==> design.v <==
`timescale 1ns / 1ps
module DiscriminantCalculator(
    input signed [31:0] SphereX,
    input signed [31:0] SphereY,
    input signed [31:0] SphereZ,
    input [31:0] SphereRadius,
    input signed [31:0] RayStartX,
    input signed [31:0] RayStartY,
    input signed [31:0] RayStartZ,
    input signed [31:0] RayDirX,
    input signed [31:0] RayDirY,
    input signed [31:0] RayDirZ,
    output signed [31:0] Discriminant,
    output signed [31:0] B_out,
    output QuickIntersects,
    input CLK,
    input aresetn,
    input InputValid,
    output InputReady,
    output OutputReady
    );
    parameter waiting = 2'b00;
    parameter reading = 2'b01;
    parameter process = 2'b10;
    parameter process2 = 2'b11;
    logic [1:0] nextState;
    logic [1:0] state;
    logic signed [31:0] dx;
    logic signed [31:0] dy;
    logic signed [31:0] dz;
    logic signed [31:0] discriminant;
    logic signed [31:0] A;
    logic signed [31:0] B;
    logic signed [31:0] C;
    logic signed [31:0] distX;
    logic signed [31:0] distY;
    logic signed [31:0] distZ;
    logic [31:0] sphereRadiusSquared;
    assign InputReady = (state == waiting);
    assign OutputReady = (state == process2);
    assign Discriminant = discriminant;
    assign B_out = B;
    assign QuickIntersects = (discriminant > 0);
    always_ff@(posedge CLK) begin
        if (aresetn == 1'b0) begin
            state <= waiting;
        end else begin
            state <= nextState;
        end
        if (nextState == reading) begin
            dx <= RayDirX;
            dy <= RayDirY;
            dz <= RayDirZ;
            distX <= RayStartX - SphereX;
            distY <= RayStartY - SphereY;
            distZ <= RayStartZ - SphereZ;
            sphereRadiusSquared <= SphereRadius * SphereRadius;
            A <= RayDirX * RayDirX + RayDirY * RayDirY + RayDirZ * RayDirZ;
        end else if (nextState == process) begin
            B <= (dx * distX + dy * distY + dz * distZ) << 1;
            C <= (distX * distX + distY * distY + distZ * distZ) - sphereRadiusSquared;
        end else if (nextState == process2) begin
            discriminant <= B * B - 4 * A * C;
        end         
    end
    always_comb begin
        case (state) 
        waiting:
            if (InputValid) begin
                nextState = reading;
            end else begin
                nextState = waiting;
            end            
        reading:
            nextState = process;
        process:
            nextState = process2;
        process2:
            nextState = waiting;
        endcase
    end
endmodule
==> run.sh <==
#!/bin/bash
# the make line also repeats each setting of config.mk as NAME=value (left out here)
make -C /OpenROAD-flow-scripts/flow DESIGN_CONFIG=/design/flow/config.mk WORK_HOME=/design/flow/orfs CLKGATE_MAP_FILE= finish
==> config.mk <==
export PLATFORM = sky130hd
export DESIGN_NAME = DiscriminantCalculator
export DESIGN_NICKNAME = DiscriminantCalculator
export VERILOG_FILES = /design/flow/design.v
export SDC_FILE = /design/flow/constraint.sdc
export NUM_CORES = 4
export LEC_CHECK = 0
export CAP_MARGIN = 20
export CORE_MARGIN = 2
export CORE_UTILIZATION = 72
export SLEW_MARGIN = 20
==> constraint.sdc <==
create_clock -name core_clock -period 8.77 [get_ports {CLK}]
set_input_delay 1.7540 -clock core_clock [delete_from_list [all_inputs] [get_ports {CLK}]]
set_output_delay 1.7540 -clock core_clock [all_outputs]
set_load 0.01 [all_outputs]
==> results of run 1 <==
[final cells by class]
cell class              instances  area (sq um)  area share
diodes                         28         70.07   0.0003502
clock buffers                  55          1227    0.006134
clock inverters                32         364.1    0.001820
inverters                    5614         21090      0.1054
multi-input cells           11677        142300      0.7110
flip-flops and latches        340         10170     0.05083
well taps                    3185          3985     0.01992
repair buffers               2261         20920      0.1045
[stage by stage]
stage / cells / worst slack (ps)
final: 23192 / -361.4
after floorplan: 18273 / -1237
after detailed placement: 22912 / -1588
after global placement: 22912 / -1476
after global routing: 23171 / -548.5
after CTS: 23107 / -286.7
[routing by layer]
layer / track usage / vias up
met5: 0 / -
met3: 0.1129 / 1892
met4: 0.2762 / 28
met2: 0.6774 / 7086
met1: 0.5609 / 64892
li1: - / 55314
[what timing repair did]
item / 4_1_cts / 5_1_grt
gates resized: 444 / 442
cloned: 6 / 2
hold endpoints to repair: 0 / 0
buffers inserted: 108 / 80
endpoints found under the setup margin: 29 / 47
pin swaps: 265 / 412
==> reports/qor.yml, run 1 <==
die:
  chipHeight_microns: 495.0
  design.core.area_sq_um: 240100
  initCoreUtil: 0.7231
  io_pins: 390
  fp.dieW_microns: 495.0
  dieArea_sq_um: 245100
  row_count: 180
clocking:
  htree_levels: 2
  cts.sinks: 340
  cts-root-buf: "clkbuf_16"
  cts_tree: "yes"
  cts-buffers-inserted: 47
  cts_hold_buffers: 0
  clk_pin_slew_ps: 70
  cts_buffer_depth: 3
  clk_latency_ps: 720
global_route:
  antenna_found_initial: 48
  grt_pass1_vias: 140924
  grt_pass1_wl_microns: 804100
  grt_use_total: 0.4399
  grt_max_degree: 125
  gr-total-overflow: 0
logic_synthesis:
  synth_flops: 340
  synth_warnings: 1
  ys_cells: 18271
  topCellsByArea: "fa_1 50%, ha_1 12%, inv_1 12%"
  top_area_frac: 0.5033
  common_cells: "5614 x inv_1, 4365 x fa_1, 2101 x nand2_1"
  synth-async-reset-ratio: 0
  simple_gate_share: 0.1175
  syn_avg_cell_area_sq_um: 9.502
  synthCells: 18271
  synth-edff-count: 336
  fa_ha_area_frac: 0.6258
  top_cell: "inv_1"
  seq_area_frac_synth: 0.05858
  ys_sh_mux: 0.0003459
  topCombFamilyByArea: "adder cells"
  yosysTopAreaCell: "fa_1"
  ff_type: "edfxtp_1"
  synthesis.area_sq_um: 173600
  synth.distinct_cells: 75
  ys_area_sq_um: 173600
  synth-xor-area-share: 0.03839
  aoi_share: 0.02406
timing:
  worst_slew_pin_slew_ps: 1155
  rsz0062_at_grt: "yes"
  maxSlewViolCount: 0
  finalCriticalPeriod_ps: 9131
  setup_viol: 20
  worst_slack_ps: -361.4
  layout_worst_path_cycle_share: 1.041
  hold_ws_ps: 560.6
  max_freq_mhz: 109.5
  finalSetupTns_ps: -4125
  hold_viol: 0
  clock_skew_ps: 27.81
  slew-limit-headroom: 0.2246
worst_setup_path:
  crit_required_ps: 9190
  r2r-end: "C[28]"
  crit_start: "distY[2]"
  start_kind: "flip-flop"
  cp_common_cell: "fa_1"
  crit_path_top_delay_cell: "fa_1"
  arrival_ps: 9550
  end_kind: "flip-flop"
  cpPeakStageDelay_ps: 570
  rrSetupSlack_ps: -360
  cp.depth: 30
  path_max_fanout: 24
  path_class: "reg2reg"
  r2r_start: "distY[2]"
  crit_path_end: "C[28]"
  reg2regPathDepth: 30
  cp_num_buf_inv: 8
  critPathTopFamily: "adder cells"
detailed_routing:
  antenna_left: 0
  wire_per_inst_microns: 22.49
  first_iter_violations: 11349
  wl_met3_microns: 59000
  wl_met1_microns: 182000
  routed-via-count: 129212
  wirelength_microns: 521700
  vias_per_cell: 5.571
  drc: 0
  wl_met2_microns: 237100
  drtPass1Iterations: 8
  routed.top_layer: "met5"
placed_design:
  portBuffers: 374
  placedInstanceArea_sq_um: 194100
  globalplace.congestion: 1.028
  dpl.hpwl_microns: 444100
layout:
  utilization: 0.8334
  fill_cells: 14419
  final_cell_area_sq_um: 200100
  layout.nets: 26328
  syn_to_final_growth_pct: 15.25
min_path:
  whs_endpoint: "state[0]"
  hold_path_startpoint: "state[0]"
  hold_depth: 2
  hp-class: "reg2reg"
flow_run:
  tool_warnings: 85
  cap_violations: 0
outcome:
  check.faults: "setup timing"
  outcome: "finished with violations"
==> run 2: changes to the inputs <==
CELL_PAD_IN_SITES_DETAIL_PLACEMENT = 2   (was default)
CELL_PAD_IN_SITES_GLOBAL_PLACEMENT = 0   (was default)
CORE_ASPECT_RATIO = 1.52   (was default)
CORE_MARGIN = 5   (was 2)
CORE_UTILIZATION = 46   (was 72)
CTS_CLUSTER_DIAMETER = 205   (was default)
CTS_CLUSTER_SIZE = 68   (was default)
GPL_ROUTABILITY_DRIVEN = 1   (was default)
GPL_TIMING_DRIVEN = 0   (was default)
MIN_ROUTING_LAYER = met2   (was default)
TNS_END_PERCENT = 75   (was default)
clock period = 11.6 ns   (was 8.77 ns; I/O delays follow)
==> run 2 against run 1 <==
Compared with the run above: synthesized area stayed put; die area rose by 59%; the run now fails in global routing (5_1_grt); synthesized cell count is the same.
==> reports/qor.yml, run 2 <==
logic_synthesis:
  ff_type: "edfxtp_1"
  synth.distinct_cells: 75  # unchanged
  yosysTopAreaCell: "fa_1"
  ys_area_sq_um: 173600  # unchanged
  top_area_frac: 0.5033  # unchanged
  syn_avg_cell_area_sq_um: 9.502  # unchanged
  aoi_share: 0.02406  # unchanged
  topCombFamilyByArea: "adder cells"
  synth-edff-count: 336  # unchanged
  synthCells: 18271  # unchanged
  common_cells: "5614 x inv_1, 4365 x fa_1, 2101 x nand2_1"
  fa_ha_area_frac: 0.6258  # unchanged
  ys_cells: 18271  # unchanged
  simple_gate_share: 0.1175  # unchanged
  top_cell: "inv_1"
  synth_flops: 340  # unchanged
  synth-async-reset-ratio: 0  # unchanged
  topCellsByArea: "fa_1 50%, ha_1 12%, inv_1 12%"
  ys_sh_mux: 0.0003459  # unchanged
  synth-xor-area-share: 0.03839  # unchanged
  synth_warnings: 1  # unchanged
  synthesis.area_sq_um: 173600  # unchanged
  seq_area_frac_synth: 0.05858  # unchanged
clocking:
  cts_buffer_depth: 3  # unchanged
  htree_levels: 1  # -1
  cts.sinks: 340  # unchanged
  cts-buffers-inserted: 12  # -74%
  cts_hold_buffers: 0  # unchanged
  cts-root-buf: "clkbuf_16"
die:
  fp.dieW_microns: 508.3  # +2.7%
  design.core.area_sq_um: 376700  # +57%
  initCoreUtil: 0.4609  # -0.2623
  io_pins: 390  # unchanged
  row_count: 278  # +54%
  chipHeight_microns: 767.4  # +55%
  dieArea_sq_um: 390100  # +59%
placed_design:
  globalplace.congestion: 1.136  # +10%
  place_worst_setup_slack_ps: -3008  # -1420 ps
  portBuffers: 372  # -0.53%
  dpl.hpwl_microns: 853200  # +92%
global_route:
  gr-total-overflow: 1409
  grt_use_total: 0.8422
outcome:
  outcome: "did not finish"
  firstError: "[ERROR GRT-0116] Global routing finished with congestion. Check the congestion regions in the DRC Viewer."
  haltStage: "global routing (5_1_grt)"
-- run 2: what timing repair did --
| item | 4_1_cts |
|---|---|
| pin swaps | 3 |
| setup endpoints to repair | 30 |
| setup buffers | 7 |
| gates resized | 243 |
-- run 2: stage by stage --
stage	cell area, sq um	hold WS [ps]	std cells
floorplan	173600	494.9	18273
global placement	183700	507.5	23685
detailed placement	184200	547.9	23719
CTS	185100	571.9	23737
-- run 2: metal layers --
layer  GRT usage  overflow
met1           -         -
met2      0.9030       433
met3      0.8538       514
met4      0.7581       371
met5      0.5439        91
==> run 3: changes to the inputs <==
CELL_PAD_IN_SITES_DETAIL_PLACEMENT = default   (was 2)
CELL_PAD_IN_SITES_GLOBAL_PLACEMENT = default   (was 0)
CORE_ASPECT_RATIO = default   (was 1.52)
CORE_MARGIN = 2   (was 5)
CORE_UTILIZATION = 69   (was 46)
CTS_CLUSTER_DIAMETER = 201   (was 205)
CTS_CLUSTER_SIZE = default   (was 68)
GPL_ROUTABILITY_DRIVEN = default   (was 1)
GPL_TIMING_DRIVEN = default   (was 0)
MIN_ROUTING_LAYER = default   (was met2)
TNS_END_PERCENT = default   (was 75)
clock period = 3.53 ns   (was 11.6 ns; I/O delays follow)
==> run 3 against run 2 <==
Compared with the run above: the layout now fails its checks (setup timing); die area fell by 34%; synthesized cell count did not move; synthesized area did not move.
==> reports/qor.yml, run 3 <==
outcome:
  outcome: "finished with violations"
  check.faults: "setup timing"
logic_synthesis:
  top_cell: "inv_1"
  fa_ha_area_frac: 0.6258  # unchanged
  topCellsByArea: "fa_1 50%, ha_1 12%, inv_1 12%"
  ys_area_sq_um: 173600  # unchanged
  topCombFamilyByArea: "adder cells"
  synth-async-reset-ratio: 0  # unchanged
  synth-xor-area-share: 0.03839  # unchanged
  syn_avg_cell_area_sq_um: 9.502  # unchanged
  synthesis.area_sq_um: 173600  # unchanged
  seq_area_frac_synth: 0.05858  # unchanged
  top_area_frac: 0.5033  # unchanged
  synthCells: 18271  # unchanged
  yosysTopAreaCell: "fa_1"
  ys_sh_mux: 0.0003459  # unchanged
  synth.distinct_cells: 75  # unchanged
  synth-edff-count: 336  # unchanged
  aoi_share: 0.02406  # unchanged
  common_cells: "5614 x inv_1, 4365 x fa_1, 2101 x nand2_1"
  simple_gate_share: 0.1175  # unchanged
  synth_warnings: 1  # unchanged
  synth_flops: 340  # unchanged
  ff_type: "edfxtp_1"
  ys_cells: 18271  # unchanged
worst_setup_path:
  cp_num_buf_inv: 6
  cpPeakStageDelay_ps: 650
  crit_required_ps: 3980
  r2r_start: "distY[5]"
  cp_common_cell: "fa_1"
  crit_path_top_delay_cell: "fa_1"
  arrival_ps: 9380
  crit_path_end: "B[31]"
  end_kind: "flip-flop"
  start_kind: "flip-flop"
  crit_start: "distY[5]"
  reg2regPathDepth: 29
  path_class: "reg2reg"
  rrSetupSlack_ps: -5400
  critPathTopFamily: "adder cells"
  r2r-end: "B[31]"
  cp.depth: 29
  path_max_fanout: 12
layout:
  syn_to_final_growth_pct: 19.65
  layout.nets: 27243
  final_cells: 24260
  fill_cells: 15703
min_path:
  hold_path_startpoint: "RayDirY[4]"
  hp-class: "in2reg"
  whs_endpoint: "dy[4]"
  hold_depth: 2
clocking:
  cts_buffer_depth: 3  # unchanged
  cts_hold_buffers: 0  # unchanged
  cts_tree: "yes"
  cts-root-buf: "clkbuf_16"
  clk_pin_slew_ps: 80
  cts.sinks: 340  # unchanged
  cts-buffers-inserted: 49  # +37
  htree_levels: 2  # +1
  clk_latency_ps: 740
detailed_routing:
  vias_per_cell: 5.371
  antenna_left: 0
  drc: 0
  wirelength_microns: 511700
  first_iter_violations: 10105
  drtPass1Iterations: 6
  wire_per_inst_microns: 21.09
  routed-via-count: 130309
die:
  dieArea_sq_um: 255600  # -34%
  initCoreUtil: 0.6925  # +0.2316
  io_pins: 390  # unchanged
  chipHeight_microns: 505.6  # -34%
  fp.dieW_microns: 505.6  # -0.53%
  row_count: 184  # -34%
  design.core.area_sq_um: 250700  # -33%
flow_run:
  cap_violations: 0
  tool_warnings: 81
placed_design:
  place_inst: 24020  # +1.3%
  dpl.hpwl_microns: 448400  # -47%
  portBuffers: 374  # +0.54%
  globalplace.congestion: 1.001  # -12%
timing:
  max_freq_mhz: 111.9
  maxSlewViolCount: 0
  slew-limit-headroom: 0.2975
  clock_skew_ps: 64.86
  worst_slack_ps: -5404
  setup_viol: 150
  rsz0062_at_grt: "yes"
  finalCriticalPeriod_ps: 8934
  worst_slew_pin_slew_ps: 1027
  layout_worst_path_cycle_share: 2.531
  hold_viol: 0
global_route:
  antenna_found_initial: 37
  grt_pass1_wl_microns: 807100
  grt_use_total: 0.4175
  gr-total-overflow: 0
  grt_pass1_vias: 143855
  grt_max_degree: 75
[run 3: metrics by stage]
| step | worst slack (ps) | area [sq um] | hold slack [ps] | utilization | TNS (ps) |
|---|---|---|---|---|---|
| after floorplan | -5429 | 175200 | 494.9 | - | -1775740 |
| after global placement | -5705 | 202400 | 492.5 | 0.8071 | -559270 |
| after detailed placement | -5765 | 202400 | 499.1 | 0.8071 | -573480 |
| after CTS | -5340 | 206500 | 289.1 | 0.8237 | -489470 |
| after global routing | -5616 | 207700 | 322.5 | 0.8283 | -525330 |
| final | -5404 | 207700 | 327.4 | 0.8285 | -495480 |
[run 3: area by class of cell]
class | instances | area, sq um | share of cell area
Inverter | 5614 | 21090 | 0.1015
Multi-Input combinational cell | 11677 | 142700 | 0.6872
Clock inverter | 32 | 379.1 | 0.001825
Clock buffer | 55 | 1249 | 0.006012
Antenna cell | 20 | 50.05 | 0.0002409
Tap cell | 3348 | 4189 | 0.02017
Timing Repair Buffer | 3174 | 27860 | 0.1341
Sequential cell | 340 | 10170 | 0.04896
[run 3: what timing repair did]
action | 4_1_cts | 5_1_grt
endpoints found under the setup margin | 148 | 163
gates cloned | 5 | 0
resized | 585 | 289
pin swaps | 323 | 179
setup buffers | 105 | 45
[run 3: metal layers]
layer  routed length, microns  track usage
met5                       77            0
met3                    54470      0.09928
met1                   187800       0.5459
met4                    35390       0.2211
met2                   234000       0.6516
==> run 4: changes to the inputs <==
CORE_UTILIZATION = 72   (was 69)
CTS_CLUSTER_DIAMETER = default   (was 201)
CTS_CLUSTER_SIZE = 49   (was default)
HOLD_SLACK_MARGIN = 0.27   (was default)
clock period = 7.09 ns   (was 3.53 ns; I/O delays follow)
==> run 4 against run 3 <==
Compared with the run above: still fails the layout checks on setup timing; count of clock-buffer cells in the layout is 3 lower; flip-flop count is the same; wire length is 15% higher; via count increased by 5.9%; hold slack better by 170 ps; fmax shrank 2.9%; die area shrank 4.1%; utilization rose by 4.6 points; synthesized area did not move; critical endpoint is now C[28].
==> reports/qor.yml, run 4 <==
global_route:
  antenna_found_initial: 48  # +30%
  gr-total-overflow: 0  # unchanged
  grt_max_degree: 123  # +64%
  grt_use_total: 0.4693  # +0.05178
  grt_pass1_wl_microns: 853300  # +5.7%
  grt_pass1_vias: 150545  # +4.7%
logic_synthesis:
  synthesis.area_sq_um: 173600  # unchanged
  simple_gate_share: 0.1175  # unchanged
  synth_warnings: 1  # unchanged
  fa_ha_area_frac: 0.6258  # unchanged
  top_area_frac: 0.5033  # unchanged
  ff_type: "edfxtp_1"
  synth-edff-count: 336  # unchanged
  ys_sh_mux: 0.0003459  # unchanged
  aoi_share: 0.02406  # unchanged
  synth-xor-area-share: 0.03839  # unchanged
  synth-async-reset-ratio: 0  # unchanged
  synthCells: 18271  # unchanged
  top_cell: "inv_1"
  seq_area_frac_synth: 0.05858  # unchanged
  yosysTopAreaCell: "fa_1"
  syn_avg_cell_area_sq_um: 9.502  # unchanged
  synth.distinct_cells: 75  # unchanged
  ys_area_sq_um: 173600  # unchanged
  synth_flops: 340  # unchanged
  ys_cells: 18271  # unchanged
  topCombFamilyByArea: "adder cells"
  common_cells: "5614 x inv_1, 4365 x fa_1, 2101 x nand2_1"
  topCellsByArea: "fa_1 50%, ha_1 12%, inv_1 12%"
timing:
  layout_worst_path_cycle_share: 1.298  # -1.233
  hold_ws_ps: 501.3  # +173.9 ps
  hold_viol: 0  # unchanged
  clock_skew_ps: 29.31  # -35.56 ps
  maxSlewViolCount: 0  # unchanged
  rsz0062_at_grt: "yes"
  slew-limit-headroom: 0.1917  # -0.1058
  worst_slew_pin_slew_ps: 1204  # +176.6 ps
  setup_viol: 96  # -36%
  finalSetupTns_ps: -108330  # +387160 ps
  finalCriticalPeriod_ps: 9202  # +267.9 ps
  worst_slack_ps: -2112  # +3292 ps
  max_freq_mhz: 108.7  # -2.9%
die:
  fp.dieW_microns: 495.0  # -2.1%
  dieArea_sq_um: 245100  # -4.1%
  io_pins: 390  # unchanged
  design.core.area_sq_um: 240100  # -4.2%
  initCoreUtil: 0.7231  # +0.03066
  chipHeight_microns: 495.0  # -2.1%
  row_count: 180  # -2.2%
min_path:
  hold_path_startpoint: "state[0]"
  hold_depth: 2  # unchanged
  whs_endpoint: "state[0]"
  hp-class: "reg2reg"
worst_setup_path:
  crit_path_end: "C[28]"
  end_kind: "flip-flop"
  r2r-end: "C[28]"
  critPathTopFamily: "adder cells"
  reg2regPathDepth: 32  # +10%
  arrival_ps: 9620  # +240 ps
  r2r_start: "distY[7]"
  crit_required_ps: 7510  # +3530 ps
  cp.depth: 32  # +10%
  start_kind: "flip-flop"
  crit_path_top_delay_cell: "fa_1"
  path_class: "reg2reg"
  crit_start: "distY[7]"
  cp_num_buf_inv: 10  # +4
  cp_common_cell: "fa_1"
  cpPeakStageDelay_ps: 560  # -90 ps
  rrSetupSlack_ps: -2110  # +3290 ps
  path_max_fanout: 5  # -7
placed_design:
  place_inst: 23669  # -1.5%
  dpl.hpwl_microns: 479900  # +7.0%
  globalplace.congestion: 1.095  # +9.3%
  portBuffers: 374  # unchanged
  placedInstanceArea_sq_um: 201300  # -0.51%
  place_worst_setup_slack_ps: -2913  # +2853 ps
layout:
  comb_area_sq_um: 145100  # +1.7%
  final_cells: 23999  # -1.1%
  layout.nets: 27145  # -0.36%
  final_cell_area_sq_um: 209900  # +1.0%
  flop_area_sq_um: 10170  # about the same
  fill_cells: 12014  # -23%
  syn_to_final_growth_pct: 20.90
  utilization: 0.8742  # +0.04573
clocking:
  clk_pin_slew_ps: 60  # -20 ps
  cts-root-buf: "clkbuf_16"
  cts_buffer_depth: 3  # unchanged
  cts-buffers-inserted: 47  # -4.1%
  htree_levels: 2  # unchanged
  clk_latency_ps: 720  # -20 ps
  cts_hold_buffers: 0  # unchanged
  cts_tree: "yes"
  cts.sinks: 340  # unchanged
outcome:
  outcome: "finished with violations"
  check.faults: "setup timing"
flow_run:
  tool_warnings: 86  # +6.2%
  cap_violations: 0  # unchanged
detailed_routing:
  wirelength_microns: 587200  # +15%
  first_iter_violations: 12722  # +26%
  drc: 0  # unchanged
  antenna_left: 0  # unchanged
  vias_per_cell: 5.752  # +7.1%
  wire_per_inst_microns: 24.47  # +16%
  drtPass1Iterations: 8  # +2
  routed-via-count: 138040  # +5.9%
-- run 4: final cells by class --
type / instances / share of cell area
clock buffers: 52 / 0.005794
clock inverters: 34 / 0.001568
well taps: 3185 / 0.01899
multi-input cells: 11677 / 0.6915
repair buffers: 3078 / 0.1330
flip-flops and latches: 340 / 0.04846
inverters: 5614 / 0.1005
diodes: 19 / 0.0002265
-- run 4: metal layers --
| layer | up-vias | track usage | wire length (microns) |
|---|---|---|---|
| met2 | 9127 | 0.7236 | 265200 |
| li1 | 56907 | - | - |
| met3 | 3042 | 0.1521 | 75390 |
| met1 | 68922 | 0.5525 | 187400 |
| met5 | - | 0.004892 | 609 |
| met4 | 42 | 0.3471 | 58580 |
-- run 4: what timing repair did --
| action | in CTS | in global routing |
|---|---|---|
| endpoints found under the setup margin | 105 | 109 |
| gates cloned | 14 | 8 |
| gates resized | 566 | 965 |
| pin swaps | 312 | 594 |
| setup buffers | 108 | 134 |
==> run 5: changes to the inputs <==
ABC_AREA = 0   (was default)
CTS_CLUSTER_DIAMETER = 28   (was default)
CTS_CLUSTER_SIZE = default   (was 49)
HOLD_SLACK_MARGIN = -0.08   (was 0.27)
PLACE_DENSITY = 0.67   (was default)
SETUP_SLACK_MARGIN = 3.04   (was default)
clock period = 11.0 ns   (was 7.09 ns; I/O delays follow)
==> run 5 against run 4 <==
Compared with the run above: now clean on timing, DRC and antenna; synthesized cell count stayed put; global-route usage down 0.82 points; die area is the same.
==> reports/qor.yml, run 5 <==
worst_setup_path:
  r2r-end: "B[28]"
  cp_num_buf_inv: 8  # -2
  crit_start: "RayDirZ[1]"
  path_max_fanout: 7  # +2
  critPathTopFamily: "adder cells"
  arrival_ps: 10060  # +440 ps
  cp.depth: 29  # -9.4%
  start_kind: "input pin"
  reg2regPathDepth: 30  # -6.3%
  crit_path_end: "A[27]"
  r2r_start: "distZ[4]"
  end_kind: "flip-flop"
  crit_required_ps: 11500  # +3990 ps
  crit_path_top_delay_cell: "fa_1"
  cp_common_cell: "fa_1"
  cpPeakStageDelay_ps: 580  # +20 ps
  rrSetupSlack_ps: 1860  # +3970 ps
  path_class: "in2reg"
placed_design:
  place_worst_setup_slack_ps: 126.1  # +3039 ps
  placedInstanceArea_sq_um: 182700  # -9.2%
  globalplace.congestion: 0.9952  # -9.1%
  dpl.hpwl_microns: 411900  # -14%
  portBuffers: 374  # unchanged
global_route:
  antenna_found_initial: 68  # +42%
  grt_use_total: 0.4611  # -0.008245
  grt_max_degree: 143  # +16%
  grt_pass1_wl_microns: 831000  # -2.6%
  grt_pass1_vias: 140768  # -6.5%
  gr-total-overflow: 0  # unchanged
logic_synthesis:
  synthCells: 18271  # unchanged
  seq_area_frac_synth: 0.05858  # unchanged
  top_cell: "inv_1"
  ys_cells: 18271  # unchanged
  ff_type: "edfxtp_1"
  aoi_share: 0.02406  # unchanged
  yosysTopAreaCell: "fa_1"
  top_area_frac: 0.5033  # unchanged
  synth.distinct_cells: 75  # unchanged
  common_cells: "5614 x inv_1, 4365 x fa_1, 2101 x nand2_1"
  synth_flops: 340  # unchanged
  ys_sh_mux: 0.0003459  # unchanged
  synth-xor-area-share: 0.03839  # unchanged
  fa_ha_area_frac: 0.6258  # unchanged
  topCombFamilyByArea: "adder cells"
  synthesis.area_sq_um: 173600  # unchanged
  synth-edff-count: 336  # unchanged
  simple_gate_share: 0.1175  # unchanged
  topCellsByArea: "fa_1 50%, ha_1 12%, inv_1 12%"
  synth_warnings: 1  # unchanged
  syn_avg_cell_area_sq_um: 9.502  # unchanged
  synth-async-reset-ratio: 0  # unchanged
  ys_area_sq_um: 173600  # unchanged
die:
  chipHeight_microns: 495.0  # unchanged
  row_count: 180  # unchanged
  io_pins: 390  # unchanged
  fp.dieW_microns: 495.0  # unchanged
  dieArea_sq_um: 245100  # unchanged
  initCoreUtil: 0.7231  # unchanged
  design.core.area_sq_um: 240100  # unchanged
detailed_routing:
  routed-via-count: 129686  # -6.1%
  antenna_left: 0  # unchanged
  drtPass1Iterations: 6  # -2
  wire_per_inst_microns: 24.61  # +0.57%
  wirelength_microns: 554600  # -5.6%
  vias_per_cell: 5.754  # about the same
  first_iter_violations: 12716  # -0.047%
  drc: 0  # unchanged
timing:
  setup_viol: 0  # -100%
  finalSetupTns_ps: 0  # +108330 ps
  hold_viol: 0  # unchanged
  rsz0062_at_grt: "yes"
  clock_skew_ps: 77.77  # +48.46 ps
  slew-limit-headroom: 0.1920  # +0.0002710
  finalCriticalPeriod_ps: 9569
  max_freq_mhz: 104.5
  layout_worst_path_cycle_share: 0.8699  # -0.4279
  maxSlewViolCount: 0  # unchanged
  worst_slew_pin_slew_ps: 1209  # +5.667 ps
  worst_slack_ps: 1431  # +3543 ps
  hold_ws_ps: 519.4  # +18.08 ps
clocking:
  cts-buffers-inserted: 95  # +100%
  cts_buffer_depth: 3  # unchanged
  clk_pin_slew_ps: 40  # -20 ps
  clk_latency_ps: 810  # +90 ps
  cts_tree: "yes"
  cts.sinks: 340  # unchanged
  cts-root-buf: "clkbuf_16"
  htree_levels: 3  # +1
flow_run:
  cap_violations: 0  # unchanged
  tool_warnings: 93  # +8.1%
min_path:
  hp-class: "reg2reg"
  whs_endpoint: "state[0]"
  hold_depth: 2  # unchanged
  hold_path_startpoint: "state[0]"
outcome:
  outcome: "complete, no violations"
layout:
  final_cell_area_sq_um: 199100  # -5.1%
  syn_to_final_growth_pct: 14.67
  utilization: 0.8292  # -0.04501
  layout.nets: 25611  # -5.7%
run 5: per-layer routing:
| layer | global-route usage | routed length, microns |
|---|---|---|
| met5 | 0 | 313 |
| met4 | 0.2863 | 47330 |
| met3 | 0.1751 | 78390 |
| met2 | 0.6836 | 241000 |
| met1 | 0.5738 | 187500 |
run 5: per-stage QoR:
stage	instances
2_1_floorplan	18273
3_3_place_gp	21534
3_5_place_dp	21537
4_1_cts	22367
5_1_grt	22493
6_report	22537
run 5: cell type report:
cell class                 instances  area, sq um
multi-input combinational      11677       144100
fill                           14413        41000
inverter                        5614        21120
timing repair buffer            1496        16160
sequential                       340        10170
tap                             3185         3985
clock buffer                      98         2410
clock inverter                    80         1041
antenna                           47        117.6
run 5: timing repair:
action	CTS	global route
setup buffers	614	111
resized	1030	412
pin swaps	463	318
cloned	38	11
setup endpoints to repair	92	84
endpoints found under the hold margin	0	0
hold buffers	0	0
==> run 6: changes to the inputs <==
ABC_AREA = default   (was 0)
CELL_PAD_IN_SITES_DETAIL_PLACEMENT = 2   (was default)
CELL_PAD_IN_SITES_GLOBAL_PLACEMENT = 2   (was default)
CORE_ASPECT_RATIO = 1.52   (was default)
CORE_MARGIN = 5   (was 2)
CORE_UTILIZATION = 46   (was 72)
CTS_CLUSTER_DIAMETER = 225   (was 28)
CTS_CLUSTER_SIZE = 68   (was default)
GPL_ROUTABILITY_DRIVEN = 1   (was default)
GPL_TIMING_DRIVEN = 0   (was default)
HOLD_SLACK_MARGIN = default   (was -0.08)
MIN_ROUTING_LAYER = met2   (was default)
PLACE_DENSITY = default   (was 0.67)
SETUP_SLACK_MARGIN = default   (was 3.04)
TNS_END_PERCENT = 75   (was default)
clock period = 11.6 ns   (was 11.0 ns; I/O delays follow)
==> run 6 against run 5 <==
Compared with the run above: the flow now stops in global routing (5_1_grt); synthesized cell count stayed put; die area is 59% higher; synthesized area stayed put.
==> reports/qor.yml, run 6 <==
logic_synthesis:
  yosysTopAreaCell: "fa_1"
  synth_warnings: 1  # unchanged
  synth-async-reset-ratio: 0  # unchanged
  aoi_share: 0.02406  # unchanged
  synth-edff-count: 336  # unchanged
  ys_area_sq_um: 173600  # unchanged
  common_cells: "5614 x inv_1, 4365 x fa_1, 2101 x nand2_1"
  ff_type: "edfxtp_1"
  top_area_frac: 0.5033  # unchanged
  seq_area_frac_synth: 0.05858  # unchanged
  ys_sh_mux: 0.0003459  # unchanged
  simple_gate_share: 0.1175  # unchanged
  ys_cells: 18271  # unchanged
  synthCells: 18271  # unchanged
  topCellsByArea: "fa_1 50%, ha_1 12%, inv_1 12%"
  top_cell: "inv_1"
  synthesis.area_sq_um: 173600  # unchanged
  synth.distinct_cells: 75  # unchanged
  topCombFamilyByArea: "adder cells"
  syn_avg_cell_area_sq_um: 9.502  # unchanged
  synth_flops: 340  # unchanged
  fa_ha_area_frac: 0.6258  # unchanged
  synth-xor-area-share: 0.03839  # unchanged
placed_design:
  globalplace.congestion: 1.148  # +15%
  place_worst_setup_slack_ps: -2377  # -2503 ps
  place_inst: 23723  # +10%
  portBuffers: 372  # -0.53%
  dpl.hpwl_microns: 810500  # +97%
  placedInstanceArea_sq_um: 184200  # +0.83%
die:
  chipHeight_microns: 767.4  # +55%
  dieArea_sq_um: 390100  # +59%
  initCoreUtil: 0.4609  # -0.2623
  io_pins: 390  # unchanged
  design.core.area_sq_um: 376700  # +57%
  row_count: 278  # +54%
  fp.dieW_microns: 508.3  # +2.7%
outcome:
  haltStage: "global routing (5_1_grt)"
  firstError: "[ERROR GRT-0116] Global routing finished with congestion. Check the congestion regions in the DRC Viewer."
  outcome: "did not finish"
global_route:
  gr-total-overflow: 168
  grt_use_total: 0.7401
clocking:
  cts_buffer_depth: 3  # unchanged
  cts-root-buf: "clkbuf_16"
  cts.sinks: 340  # unchanged
  cts-buffers-inserted: 13  # -86%
  htree_levels: 1  # -2
## run 6: metrics by stage
stage / TNS, ps / util / hold WS [ps]
after floorplan: 0 / - / 494.9
after global placement: -1238720 / 0.4875 / 491.2
after detailed placement: -38040 / 0.4891 / 542.5
after CTS: 0 / 0.4915 / 568.4
## run 6: per-layer routing
layer	track usage	overflow
met1	-	-
met2	0.8366	77
met3	0.7309	33
met4	0.6419	50
met5	0.3064	8
## run 6: repair_timing
item,in CTS
buffers inserted,10
gates cloned,0
endpoints found under the setup margin,31
resized,210
hold buffers,0
pin swaps,3
==> run 7: changes to the inputs <==
CELL_PAD_IN_SITES_DETAIL_PLACEMENT = default   (was 2)
CELL_PAD_IN_SITES_GLOBAL_PLACEMENT = default   (was 2)
CORE_ASPECT_RATIO = default   (was 1.52)
CORE_MARGIN = 2   (was 5)
CORE_UTILIZATION = 72   (was 46)
CTS_CLUSTER_DIAMETER = default   (was 225)
CTS_CLUSTER_SIZE = default   (was 68)
GPL_ROUTABILITY_DRIVEN = default   (was 1)
GPL_TIMING_DRIVEN = default   (was 0)
MIN_ROUTING_LAYER = default   (was met2)
PLACE_DENSITY = 0.67   (was default)
TNS_END_PERCENT = default   (was 75)
clock period = 9.06 ns   (was 11.6 ns; I/O delays follow)
==> run 7 against run 6 <==
Compared with the run above: the layout now fails its checks (setup timing); synthesized cell count stayed put; die area decreased by 37%; synthesized area did not move.
==> reports/qor.yml, run 7 <==
logic_synthesis:
  synthesis.area_sq_um: 173600  # unchanged
  seq_area_frac_synth: 0.05858  # unchanged
  fa_ha_area_frac: 0.6258  # unchanged
  synth-edff-count: 336  # unchanged
  synth-async-reset-ratio: 0  # unchanged
  aoi_share: 0.02406  # unchanged
  yosysTopAreaCell: "fa_1"
  simple_gate_share: 0.1175  # unchanged
  synth_flops: 340  # unchanged
  synth_warnings: 1  # unchanged
  common_cells: "5614 x inv_1, 4365 x fa_1, 2101 x nand2_1"
  ff_type: "edfxtp_1"
  top_area_frac: 0.5033  # unchanged
  topCombFamilyByArea: "adder cells"
  synth-xor-area-share: 0.03839  # unchanged
  top_cell: "inv_1"
  syn_avg_cell_area_sq_um: 9.502  # unchanged
  ys_sh_mux: 0.0003459  # unchanged
  ys_cells: 18271  # unchanged
  synthCells: 18271  # unchanged
  ys_area_sq_um: 173600  # unchanged
  synth.distinct_cells: 75  # unchanged
  topCellsByArea: "fa_1 50%, ha_1 12%, inv_1 12%"
layout:
  utilization: 0.8169
  fill_cells: 15392
  syn_to_final_growth_pct: 12.98
  layout.nets: 25948
  final_cell_area_sq_um: 196100
global_route:
  grt_pass1_vias: 137065
  gr-total-overflow: 0
  grt_pass1_wl_microns: 772900
  grt_max_degree: 125
  grt_use_total: 0.4198
  antenna_found_initial: 28
worst_setup_path:
  end_kind: "flip-flop"
  crit_start: "RayDirY[12]"
  path_class: "in2reg"
  rrSetupSlack_ps: -150
  crit_path_end: "A[29]"
  path_max_fanout: 5
  cp.depth: 26
  cpPeakStageDelay_ps: 590
  cp_num_buf_inv: 7
  cp_common_cell: "fa_1"
  start_kind: "input pin"
  crit_path_top_delay_cell: "fa_1"
  critPathTopFamily: "adder cells"
  r2r-end: "B[31]"
  crit_required_ps: 9500
  r2r_start: "distX[12]"
  reg2regPathDepth: 30
  arrival_ps: 9730
min_path:
  hold_depth: 2
  hp-class: "reg2reg"
  whs_endpoint: "state[0]"
  hold_path_startpoint: "state[0]"
clocking:
  clk_pin_slew_ps: 70
  clk_latency_ps: 700
  cts_buffer_depth: 3  # unchanged
  cts_hold_buffers: 0  # unchanged
  htree_levels: 2  # +1
  cts.sinks: 340  # unchanged
  cts-buffers-inserted: 48  # +35
  cts_tree: "yes"
  cts-root-buf: "clkbuf_16"
detailed_routing:
  drc: 0
  wire_per_inst_microns: 21.96
  routed.top_layer: "met5"
  routed-via-count: 125974
  antenna_left: 0
  drtPass1Iterations: 20
  first_iter_violations: 10652
  wirelength_microns: 500700
  wl_met2_microns: 222800
  wl_met1_microns: 180800
  wl_met3_microns: 60690
  vias_per_cell: 5.524
flow_run:
  cap_violations: 0
  tool_warnings: 84
timing:
  finalCriticalPeriod_ps: 9283
  clock_skew_ps: 37.16
  worst_slack_ps: -223.1
  layout_worst_path_cycle_share: 1.025
  max_freq_mhz: 107.7
  setup_viol: 7
  worst_slew_pin_slew_ps: 1001
  hold_viol: 0
  maxSlewViolCount: 0
  slew-limit-headroom: 0.3304
  rsz0062_at_grt: "yes"
die:
  chipHeight_microns: 495.0  # -35%
  fp.dieW_microns: 495.0  # -2.6%
  io_pins: 390  # unchanged
  initCoreUtil: 0.7231  # +0.2623
  dieArea_sq_um: 245100  # -37%
  design.core.area_sq_um: 240100  # -36%
  row_count: 180  # -35%
placed_design:
  globalplace.congestion: 0.9909  # -14%
  placedInstanceArea_sq_um: 191000  # +3.7%
  dpl.hpwl_microns: 425700  # -47%
  portBuffers: 374  # +0.54%
outcome:
  outcome: "finished with violations"
  check.faults: "setup timing"
[run 7: final cells by class]
class                   instances  area [sq um]  area share
well taps                    3185          3985     0.02032
repair buffers               1880         17900     0.09129
diodes                         21         52.55   0.0002679
multi-input cells           11677        141300      0.7207
clock buffers                  51          1212    0.006182
inverters                    5614         21080      0.1075
flip-flops and latches        340         10170     0.05185
clock inverters                36         384.1    0.001958
[run 7: metrics by stage]
stage	hold slack [ps]	TNS [ps]	std cells	worst slack [ps]
6_report	513.0	-840.0	22804	-223.1
5_1_grt	545.7	-3452	22786	-366.7
4_1_cts	509.9	-291.3	22660	-157.9
3_5_place_dp	492.8	-20160	22531	-1558
3_3_place_gp	492.7	-18390	22531	-1502
2_1_floorplan	494.9	-247640	18273	-1005
[run 7: repair_timing]
| item | in CTS | in global routing |
|---|---|---|
| gates resized | 206 | 350 |
| endpoints found under the setup margin | 23 | 34 |
| setup buffers | 38 | 114 |
| gates cloned | 4 | 15 |
| pin swaps | 106 | 292 |
[run 7: per-layer routing]
| metal | up-vias | track usage |
|---|---|---|
| li1 | 54499 | - |
| met1 | 63549 | 0.5556 |
| met2 | 6591 | 0.6388 |
| met3 | 1315 | 0.1116 |
| met4 | 20 | 0.2259 |
| met5 | - | 0 |
==> run 8: changes to the inputs <==
CTS_CLUSTER_SIZE = 41   (was default)
HOLD_SLACK_MARGIN = 0.25   (was default)
PLACE_DENSITY = default   (was 0.67)
SETUP_SLACK_MARGIN = -0.48   (was default)
clock period = 7.68 ns   (was 9.06 ns; I/O delays follow)
==> run 8 against run 7 <==
Compared with the run above: still fails the layout checks on setup timing; synthesized cell count unchanged; largest cell class unchanged; count of clock-buffer cells in the layout up 3; via count up 3.3%.
==> reports/qor.yml, run 8 <==
outcome:
  outcome: "finished with violations"
  check.faults: "setup timing"
global_route:
  antenna_found_initial: 36  # +29%
  gr-max-usage-layer: "met2"
  met1_usage: 0.5536  # -0.001963
  gr-total-overflow: 0  # unchanged
  met2_usage: 0.6655  # +0.02674
  grtUsageMet3: 0.1109  # -0.0006834
  grt_use_total: 0.4331  # +0.01334
  grt_max_degree: 115  # -8.0%
  grt_pass1_wl_microns: 798400  # +3.3%
  grt_pass1_vias: 143521  # +4.7%
layout:
  layout.nets: 26720  # +3.0%
  syn_to_final_growth_pct: 16.62
  fill_cells: 14034  # -8.8%
timing:
  layout_worst_path_cycle_share: 1.196  # +0.1715
  finalCriticalPeriod_ps: 9186
  max_freq_mhz: 108.9
  finalSetupTns_ps: -50120  # -49280 ps
  hold_viol: 0  # unchanged
  worst_slack_ps: -1506  # -1283 ps
  worst_slew_pin_slew_ps: 1052  # +51.42 ps
  rsz0062_at_grt: "yes"
  setup_viol: 74  # +67
  slew-limit-headroom: 0.2802  # -0.05016
  clock_skew_ps: 18.03  # -19.13 ps
  maxSlewViolCount: 0  # unchanged
logic_synthesis:
  synth-async-reset-ratio: 0  # unchanged
  yosysTopAreaCell: "fa_1"
  top_area_frac: 0.5033  # unchanged
  fa_ha_area_frac: 0.6258  # unchanged
  simple_gate_share: 0.1175  # unchanged
  ys_sh_mux: 0.0003459  # unchanged
  synth-edff-count: 336  # unchanged
  ys_area_sq_um: 173600  # unchanged
  synth_flops: 340  # unchanged
  topCellsByArea: "fa_1 50%, ha_1 12%, inv_1 12%"
  synth-xor-area-share: 0.03839  # unchanged
  syn_avg_cell_area_sq_um: 9.502  # unchanged
  seq_area_frac_synth: 0.05858  # unchanged
  synthCells: 18271  # unchanged
  ff_type: "edfxtp_1"
  top_cell: "inv_1"
  common_cells: "5614 x inv_1, 4365 x fa_1, 2101 x nand2_1"
  aoi_share: 0.02406  # unchanged
  ys_cells: 18271  # unchanged
  synth_warnings: 1  # unchanged
  topCombFamilyByArea: "adder cells"
  synth.distinct_cells: 75  # unchanged
  synthesis.area_sq_um: 173600  # unchanged
die:
  io_pins: 390  # unchanged
  dieArea_sq_um: 245100  # unchanged
  chipHeight_microns: 495.0  # unchanged
  row_count: 180  # unchanged
  initCoreUtil: 0.7231  # unchanged
  fp.dieW_microns: 495.0  # unchanged
  design.core.area_sq_um: 240100  # unchanged
placed_design:
  dpl.hpwl_microns: 443300  # +4.1%
  place_worst_setup_slack_ps: -2387  # -828.8 ps
  portBuffers: 374  # unchanged
  globalplace.congestion: 1.001  # +1.0%
detailed_routing:
  antenna_left: 0  # unchanged
  drc: 0  # unchanged
  wire_per_inst_microns: 21.67  # -1.3%
  wirelength_microns: 510700  # +2.0%
  vias_per_cell: 5.519  # about the same
  drtPass1Iterations: 9  # -55%
  first_iter_violations: 10956  # +2.9%
  routed-via-count: 130088  # +3.3%
worst_setup_path:
  rrSetupSlack_ps: -1510  # -1360 ps
  reg2regPathDepth: 32  # +6.7%
  path_class: "reg2reg"
  cpPeakStageDelay_ps: 570  # -20 ps
  crit_required_ps: 8080  # -1420 ps
  crit_start: "distY[5]"
  cp.depth: 32  # +23%
  end_kind: "flip-flop"
  path_max_fanout: 8  # +3
  r2r_start: "distY[5]"
  cp_common_cell: "fa_1"
  start_kind: "flip-flop"
  crit_path_end: "C[28]"
  r2r-end: "C[28]"
  crit_path_top_delay_cell: "fa_2"
  critPathTopFamily: "adder cells"
  cp_num_buf_inv: 9  # +2
  arrival_ps: 9590  # -140 ps
min_path:
  hp-class: "reg2reg"
  hold_depth: 1  # -1
  hold_path_startpoint: "state[2]"
  whs_endpoint: "state[1]"
clocking:
  cts_tree: "yes"
  cts-buffers-inserted: 49  # +2.1%
  htree_levels: 2  # unchanged
  cts-root-buf: "clkbuf_16"
  cts.sinks: 340  # unchanged
  cts_buffer_depth: 3  # unchanged
  clk_latency_ps: 700  # about the same
  clk_pin_slew_ps: 60  # about the same
flow_run:
  tool_warnings: 84  # unchanged
  cap_violations: 0  # unchanged
==> run 8: through the flow <==
stage / std cells / utilization / hold slack, ps / instance area (sq um)
3_5_place_dp: 23390 / 0.8244 / 514.6 / 197900
6_report: 23572 / 0.8433 / 524.4 / 202500
2_1_floorplan: 18273 / - / 494.9 / 175000
4_1_cts: 23500 / 0.8357 / 526.8 / 200600
3_3_place_gp: 23390 / 0.8244 / 479.3 / 197900
5_1_grt: 23563 / 0.8432 / 556.7 / 202400
==> run 8: layout make-up <==
class / instances / area [sq um] / share of cell area
multi-input combinational: 11677 / 142200 / 0.7023
timing repair buffer: 2651 / 23300 / 0.1151
inverter: 5614 / 21080 / 0.1041
sequential: 340 / 10170 / 0.05024
tap: 3185 / 3985 / 0.01968
clock buffer: 54 / 1245 / 0.006149
clock inverter: 35 / 439.2 / 0.002169
antenna: 16 / 40.04 / 0.0001978
==> run 8: metal layers <==
metal | vias to the layer above | wire length (microns)
met2 | 6697 | 232100
met3 | 1685 | 57410
met1 | 65611 | 180200
li1 | 56067 | -
met4 | 28 | 40830
met5 | - | 175
==> run 8: timing repair <==
item | CTS | global route
setup buffers | 69 | 70
endpoints found under the setup margin | 59 | 67
resized | 439 | 467
hold buffers | 0 | 0
gates cloned | 4 | 4
pin swaps | 142 | 217
==> run 9: changes to the inputs <==
CTS_CLUSTER_SIZE = default   (was 41)
HOLD_SLACK_MARGIN = -0.08   (was 0.25)
SETUP_SLACK_MARGIN = -0.64   (was -0.48)
clock period = 7.69 ns   (was 7.68 ns; I/O delays follow)
==> run 9 against run 8 <==
Compared with the run above: global-route usage is 1.6 points higher; count of clock-buffer cells in the layout grew 5; highest routed layer unchanged; via count is 1.7% higher; largest cell class unchanged; still fails the layout checks on setup timing.
==> reports/qor.yml, run 9 <==
worst_setup_path:
  cp_common_cell: "fa_1"
  path_class: "reg2reg"
  crit_start: "distY[2]"
  arrival_ps: 9870  # +280 ps
  r2r-end: "C[29]"
  reg2regPathDepth: 30  # -6.3%
  r2r_start: "distY[2]"
  cpPeakStageDelay_ps: 640  # +70 ps
  crit_path_end: "C[29]"
  rrSetupSlack_ps: -1680  # -170 ps
  crit_path_top_delay_cell: "fa_2"
  cp.depth: 30  # -6.3%
  end_kind: "flip-flop"
  crit_required_ps: 8190  # +110 ps
  path_max_fanout: 9  # +1
  cp_num_buf_inv: 7  # -2
  start_kind: "flip-flop"
  critPathTopFamily: "adder cells"
placed_design:
  place_inst: 23445  # +0.24%
  placedInstanceArea_sq_um: 198500  # +0.31%
  globalplace.congestion: 1.023  # +2.2%
  portBuffers: 374  # unchanged
  place_worst_setup_slack_ps: -2405  # -17.44 ps
  dpl.hpwl_microns: 449300  # +1.4%
timing:
  worst_slack_ps: -1675  # -169.2 ps
  maxSlewViolCount: 0  # unchanged
  worst_slew_pin_slew_ps: 1064  # +11.84 ps
  hold_viol: 0  # unchanged
  clock_skew_ps: 45.96  # +27.92 ps
  hold_ws_ps: 561.7  # +37.34 ps
  slew-limit-headroom: 0.2905  # +0.01025
  max_freq_mhz: 106.8  # -1.9%
  finalSetupTns_ps: -55080  # -4958 ps
  layout_worst_path_cycle_share: 1.218  # +0.02175
  rsz0062_at_grt: "yes"
  setup_viol: 77  # +4.1%
  finalCriticalPeriod_ps: 9365  # +179.2 ps
logic_synthesis:
  fa_ha_area_frac: 0.6258  # unchanged
  top_cell: "inv_1"
  ff_type: "edfxtp_1"
  synth-edff-count: 336  # unchanged
  ys_cells: 18271  # unchanged
  synthCells: 18271  # unchanged
  simple_gate_share: 0.1175  # unchanged
  ys_sh_mux: 0.0003459  # unchanged
  synth-xor-area-share: 0.03839  # unchanged
  topCombFamilyByArea: "adder cells"
  synth_warnings: 1  # unchanged
  seq_area_frac_synth: 0.05858  # unchanged
  synth_flops: 340  # unchanged
  topCellsByArea: "fa_1 50%, ha_1 12%, inv_1 12%"
  aoi_share: 0.02406  # unchanged
  top_area_frac: 0.5033  # unchanged
  syn_avg_cell_area_sq_um: 9.502  # unchanged
  synth.distinct_cells: 75  # unchanged
  synth-async-reset-ratio: 0  # unchanged
  yosysTopAreaCell: "fa_1"
  common_cells: "5614 x inv_1, 4365 x fa_1, 2101 x nand2_1"
  synthesis.area_sq_um: 173600  # unchanged
  ys_area_sq_um: 173600  # unchanged
global_route:
  grt_pass1_vias: 147114  # +2.5%
  grt_max_degree: 148  # +29%
  gr-total-overflow: 0  # unchanged
  grt_use_total: 0.4489  # +0.01576
  antenna_found_initial: 36  # unchanged
  grt_pass1_wl_microns: 823400  # +3.1%
detailed_routing:
  first_iter_violations: 10966  # +0.091%
  drtPass1Iterations: 8  # -1
  wirelength_microns: 533000  # +4.4%
  wire_per_inst_microns: 22.56  # +4.1%
  drc: 0  # unchanged
  vias_per_cell: 5.598  # +1.4%
  routed-via-count: 132257  # +1.7%
  antenna_left: 0  # unchanged
min_path:
  hold_path_startpoint: "state[2]"
  whs_endpoint: "state[1]"
  hold_depth: 1  # unchanged
  hp-class: "reg2reg"
clocking:
  clk_pin_slew_ps: 60  # about the same
  clk_latency_ps: 740  # +40 ps
  cts_tree: "yes"
  htree_levels: 2  # unchanged
  cts-buffers-inserted: 49  # unchanged
  cts.sinks: 340  # unchanged
  cts_buffer_depth: 3  # unchanged
  cts-root-buf: "clkbuf_16"
flow_run:
  tool_warnings: 87  # +3.6%
  cap_violations: 0  # unchanged
die:
  fp.dieW_microns: 495.0  # unchanged
  chipHeight_microns: 495.0  # unchanged
  dieArea_sq_um: 245100  # unchanged
  io_pins: 390  # unchanged
  row_count: 180  # unchanged
  design.core.area_sq_um: 240100  # unchanged
  initCoreUtil: 0.7231  # unchanged
outcome:
  check.faults: "setup timing"
  outcome: "finished with violations"
layout:
  syn_to_final_growth_pct: 17.20
  layout.nets: 26760  # +0.15%
  utilization: 0.8475  # +0.004227
  final_cell_area_sq_um: 203500  # +0.50%
  final_cells: 23625  # +0.22%
run 9: timing repair:
item	in CTS	in global routing
gates cloned	7	6
endpoints found under the setup margin	53	63
resized	587	413
setup buffers	85	88
hold buffers	0	0
pin swaps	231	320
run 9: routing by layer:
metal,global-route usage,share of wire
met1,0.5547,0.34
met2,0.6921,0.45
met3,0.1326,0.12
met4,0.2928,0.084
met5,0,0.0012
run 9: final cells by class:
type / instances / area [sq um]
clock inverter: 31 / 327.8
multi-input combinational: 11677 / 142700
fill: 13687 / 36610
inverter: 5614 / 21100
clock buffer: 59 / 1285
sequential: 340 / 10170
antenna: 28 / 70.07
timing repair buffer: 2691 / 23820
tap: 3185 / 3985
==> run 10: changes to the inputs <==
CORE_UTILIZATION = 40   (was 72)
HOLD_SLACK_MARGIN = default   (was -0.08)
SETUP_SLACK_MARGIN = default   (was -0.64)
clock period = 6.53 ns   (was 7.69 ns; I/O delays follow)
==> run 10 against run 9 <==
Compared with the run above: the layout still fails its checks (setup timing); synthesized area unchanged; utilization decreased by 35 points; hold slack got worse by 58 ps; non-clock buffer count increased by 508; fmax increased by 5.2%; largest cell class unchanged.
==> reports/qor.yml, run 10 <==
placed_design:
  place_worst_setup_slack_ps: -3335  # -930.5 ps
  globalplace.congestion: 0.9974  # -2.5%
  portBuffers: 374  # unchanged
  dpl.hpwl_microns: 496500  # +10%
timing:
  worst_slack_ps: -2371  # -695.6 ps
  hold_ws_ps: 503.9  # -57.83 ps
  maxSlewViolCount: 0  # unchanged
  setup_viol: 103  # +34%
  rsz0062_at_grt: "yes"
  slew-limit-headroom: 0.3033  # +0.01288
  finalCriticalPeriod_ps: 8901  # -464.4 ps
  layout_worst_path_cycle_share: 1.363  # +0.1452
  clock_skew_ps: 43.78  # -2.176 ps
  worst_slew_pin_slew_ps: 1045  # -19.32 ps
  hold_viol: 0  # unchanged
  max_freq_mhz: 112.4  # +5.2%
die:
  io_pins: 390  # unchanged
  dieArea_sq_um: 439300  # +79%
  chipHeight_microns: 662.8  # +34%
  row_count: 241  # +34%
  initCoreUtil: 0.4023  # -0.3208
  design.core.area_sq_um: 431500  # +80%
  fp.dieW_microns: 662.8  # +34%
logic_synthesis:
  ys_area_sq_um: 173600  # unchanged
  fa_ha_area_frac: 0.6258  # unchanged
  synthesis.area_sq_um: 173600  # unchanged
  topCombFamilyByArea: "adder cells"
  ys_sh_mux: 0.0003459  # unchanged
  synth_warnings: 1  # unchanged
  synth-async-reset-ratio: 0  # unchanged
  synth-edff-count: 336  # unchanged
  common_cells: "5614 x inv_1, 4365 x fa_1, 2101 x nand2_1"
  simple_gate_share: 0.1175  # unchanged
  seq_area_frac_synth: 0.05858  # unchanged
  top_area_frac: 0.5033  # unchanged
  synth.distinct_cells: 75  # unchanged
  synthCells: 18271  # unchanged
  synth-xor-area-share: 0.03839  # unchanged
  syn_avg_cell_area_sq_um: 9.502  # unchanged
  aoi_share: 0.02406  # unchanged
  topCellsByArea: "fa_1 50%, ha_1 12%, inv_1 12%"
  ys_cells: 18271  # unchanged
  top_cell: "inv_1"
  synth_flops: 340  # unchanged
  ff_type: "edfxtp_1"
  yosysTopAreaCell: "fa_1"
worst_setup_path:
  end_kind: "flip-flop"
  r2r-end: "B[30]"
  reg2regPathDepth: 31  # +3.3%
  cpPeakStageDelay_ps: 580  # -60 ps
  arrival_ps: 9340  # -530 ps
  cp_num_buf_inv: 10  # +3
  path_max_fanout: 6  # -3
  rrSetupSlack_ps: -2370  # -700 ps
  crit_path_end: "B[30]"
  cp_common_cell: "fa_1"
  start_kind: "flip-flop"
  crit_required_ps: 6970  # -1220 ps
  cp.depth: 31  # +3.3%
  crit_path_top_delay_cell: "fa_2"
  crit_start: "distZ[4]"
  path_class: "reg2reg"
  r2r_start: "distZ[4]"
  critPathTopFamily: "adder cells"
layout:
  syn_to_final_growth_pct: 23.49
  layout.nets: 27268  # +1.9%
  utilization: 0.4968  # -0.3507
outcome:
  outcome: "finished with violations"
  check.faults: "setup timing"
min_path:
  hold_path_startpoint: "state[0]"
  whs_endpoint: "state[0]"
  hold_depth: 2  # +1
  hp-class: "reg2reg"
global_route:
  antenna_found_initial: 48  # +33%
  gr-total-overflow: 0  # unchanged
  grt_max_degree: 115  # -22%
  grt_pass1_vias: 141704  # -3.7%
  grt_use_total: 0.2585  # -0.1904
  grt_pass1_wl_microns: 852700  # +3.6%
detailed_routing:
  drtPass1Iterations: 6  # -2
  first_iter_violations: 7393  # -33%
  vias_per_cell: 4.806  # -14%
  wire_per_inst_microns: 21.15  # -6.2%
  antenna_left: 0  # unchanged
  drc: 0  # unchanged
  wirelength_microns: 563700  # +5.8%
  routed-via-count: 128085  # -3.2%
clocking:
  cts.sinks: 340  # unchanged
  cts-buffers-inserted: 49  # unchanged
  cts-root-buf: "clkbuf_16"
  htree_levels: 2  # unchanged
  cts_hold_buffers: 0  # unchanged
  clk_pin_slew_ps: 60  # about the same
  clk_latency_ps: 740  # about the same
  cts_buffer_depth: 3  # unchanged
  cts_tree: "yes"
flow_run:
  tool_warnings: 85  # -2.3%
  cap_violations: 0  # unchanged
run 10: layout make-up:
class	count	area, sq um
Fill cell	40194	217100
Antenna cell	22	55.05
Multi-Input combinational cell	11677	145200
Inverter	5614	21090
Tap cell	5710	7144
Sequential cell	340	10170
Timing Repair Buffer	3199	29110
Clock buffer	57	1256
Clock inverter	32	337.8
run 10: timing repair:
item / 4_1_cts / 5_1_grt
endpoints found under the setup margin: 115 / 115
pin swaps: 327 / 634
resized: 575 / 865
cloned: 9 / 18
buffers inserted: 139 / 191
run 10: per-layer routing:
metal / track usage / part of all wire / vias up
met2: 0.4384 / 0.48 / 3929
met3: 0.03297 / 0.060 / 1102
met1: 0.3177 / 0.38 / 65800
met4: 0.1490 / 0.079 / 16
met5: 0 / 0.00023 / -
li1: - / - / 57238
run 10: per-stage QoR:
stage,cell area [sq um],setup TNS (ps),cells
final,214400,-135380,26651
after global routing,214400,-155900,26637
after CTS,209300,-138590,26465
after detailed placement,204800,-197200,26235
after global placement,204800,-193840,26235
after floorplan,176200,-837330,18273
==> run 11: changes to the inputs <==
CAP_MARGIN = 15   (was 20)
CORE_UTILIZATION = 72   (was 40)
HOLD_SLACK_MARGIN = -0.07   (was default)
PLACE_DENSITY = 0.67   (was default)
SETUP_SLACK_MARGIN = -0.52   (was default)
TNS_END_PERCENT = 40   (was default)
clock period = 7.31 ns   (was 6.53 ns; I/O delays follow)
==> run 11 against run 10 <==
Compared with the run above: still fails the layout checks on setup timing; fmax shrank 2.9%; synthesized cell count is the same; global-route usage grew 18 points; design area shrank 5.2%; clock skew grew 29 ps; cell count shrank 11%; via count grew 2.8%; non-clock buffer count shrank 401; highest routed layer unchanged.
==> reports/qor.yml, run 11 <==
logic_synthesis:
  synth_warnings: 1  # unchanged
  topCombFamilyByArea: "adder cells"
  top_cell: "inv_1"
  synth_flops: 340  # unchanged
  synth-xor-area-share: 0.03839  # unchanged
  ff_type: "edfxtp_1"
  simple_gate_share: 0.1175  # unchanged
  ys_sh_mux: 0.0003459  # unchanged
  yosysTopAreaCell: "fa_1"
  fa_ha_area_frac: 0.6258  # unchanged
  top_area_frac: 0.5033  # unchanged
  common_cells: "5614 x inv_1, 4365 x fa_1, 2101 x nand2_1"
clocking:
  cts_hold_buffers: 0  # unchanged
  clk_latency_ps: 750  # about the same
  cts-buffers-inserted: 48  # -2.0%
  cts_buffer_depth: 3  # unchanged
  cts_tree: "yes"
  cts.sinks: 340  # unchanged
  htree_levels: 2  # unchanged
die:
  fp.dieW_microns: 495.0  # -25%
  io_pins: 390  # unchanged
  design.core.area_sq_um: 240100  # -44%
  initCoreUtil: 0.7231  # +0.3208
global_route:
  grt_pass1_wl_microns: 807000  # -5.4%
  grt_use_total: 0.4403  # +0.1818
  grt_max_degree: 128  # +11%
detailed_routing:
  drc: 0  # unchanged
  first_iter_violations: 11033  # +49%
  wirelength_microns: 525000  # -6.9%
  vias_per_cell: 5.551  # +15%
  drtPass1Iterations: 6  # unchanged
min_path:
  whs_endpoint: "state[1]"
  hp-class: "reg2reg"
  hold_depth: 1  # -1
worst_setup_path:
  crit_start: "distY[8]"
  cp.depth: 32  # +3.2%
  cpPeakStageDelay_ps: 560  # -20 ps
  r2r-end: "C[27]"
  crit_path_top_delay_cell: "fa_1"
  rrSetupSlack_ps: -1860  # +510 ps
  r2r_start: "distY[8]"
  crit_path_end: "C[27]"
  cp_num_buf_inv: 9  # -1
  critPathTopFamily: "adder cells"
timing:
  worst_slew_pin_slew_ps: 924.8  # -120.2 ps
  finalCriticalPeriod_ps: 9167  # +266.5 ps
  clock_skew_ps: 72.50  # +28.72 ps
  finalSetupTns_ps: -85220  # +50170 ps
  layout_worst_path_cycle_share: 1.254  # -0.1090
  maxSlewViolCount: 0  # unchanged
  slew-limit-headroom: 0.3835  # +0.08013
  worst_slack_ps: -1857  # +513.5 ps
  hold_viol: 0  # unchanged
  setup_viol: 94  # -8.7%
placed_design:
  place_inst: 23570  # -10%
  dpl.hpwl_microns: 454100  # -8.5%
  globalplace.congestion: 1.065  # +6.8%
outcome:
  outcome: "finished with violations"
  check.faults: "setup timing"
layout:
  syn_to_final_growth_pct: 17.07
  layout.nets: 26866  # -1.5%
flow_run:
  cap_violations: 0  # unchanged
## run 11: stage by stage
| step | utilization | hold WS [ps] | setup WS [ps] |
|---|---|---|---|
| CTS | 0.8377 | 540.7 | -1812 |
| finish | 0.8465 | 547.3 | -1857 |
| detailed placement | 0.8294 | 524.9 | -3005 |
| global placement | 0.8294 | 480.5 | -2812 |
| global route | 0.8463 | 555.3 | -2021 |
| floorplan | - | 494.9 | -2405 |
## run 11: repair_timing
action | in CTS | in global routing
resized | 382 | 401
endpoints found under the setup margin | 71 | 85
buffers inserted | 34 | 73
gates cloned | 0 | 6
pin swaps | 133 | 266
## run 11: layer usage
| layer | track usage | share of wire |
|---|---|---|
| met3 | 0.1140 | 0.12 |
| met2 | 0.6806 | 0.45 |
| met1 | 0.5526 | 0.34 |
| met4 | 0.2900 | 0.085 |
| met5 | 0 | 0.00029 |
## run 11: layout make-up
cell class                      count  area [sq um]
Fill cell                       13748         36840
Clock inverter                     39         346.6
Clock buffer                       51          1212
Inverter                         5614         21080
Antenna cell                       28         70.07
Timing Repair Buffer             2798         24560
Tap cell                         3185          3985
Multi-Input combinational cell  11677        141800
Sequential cell                   340         10170
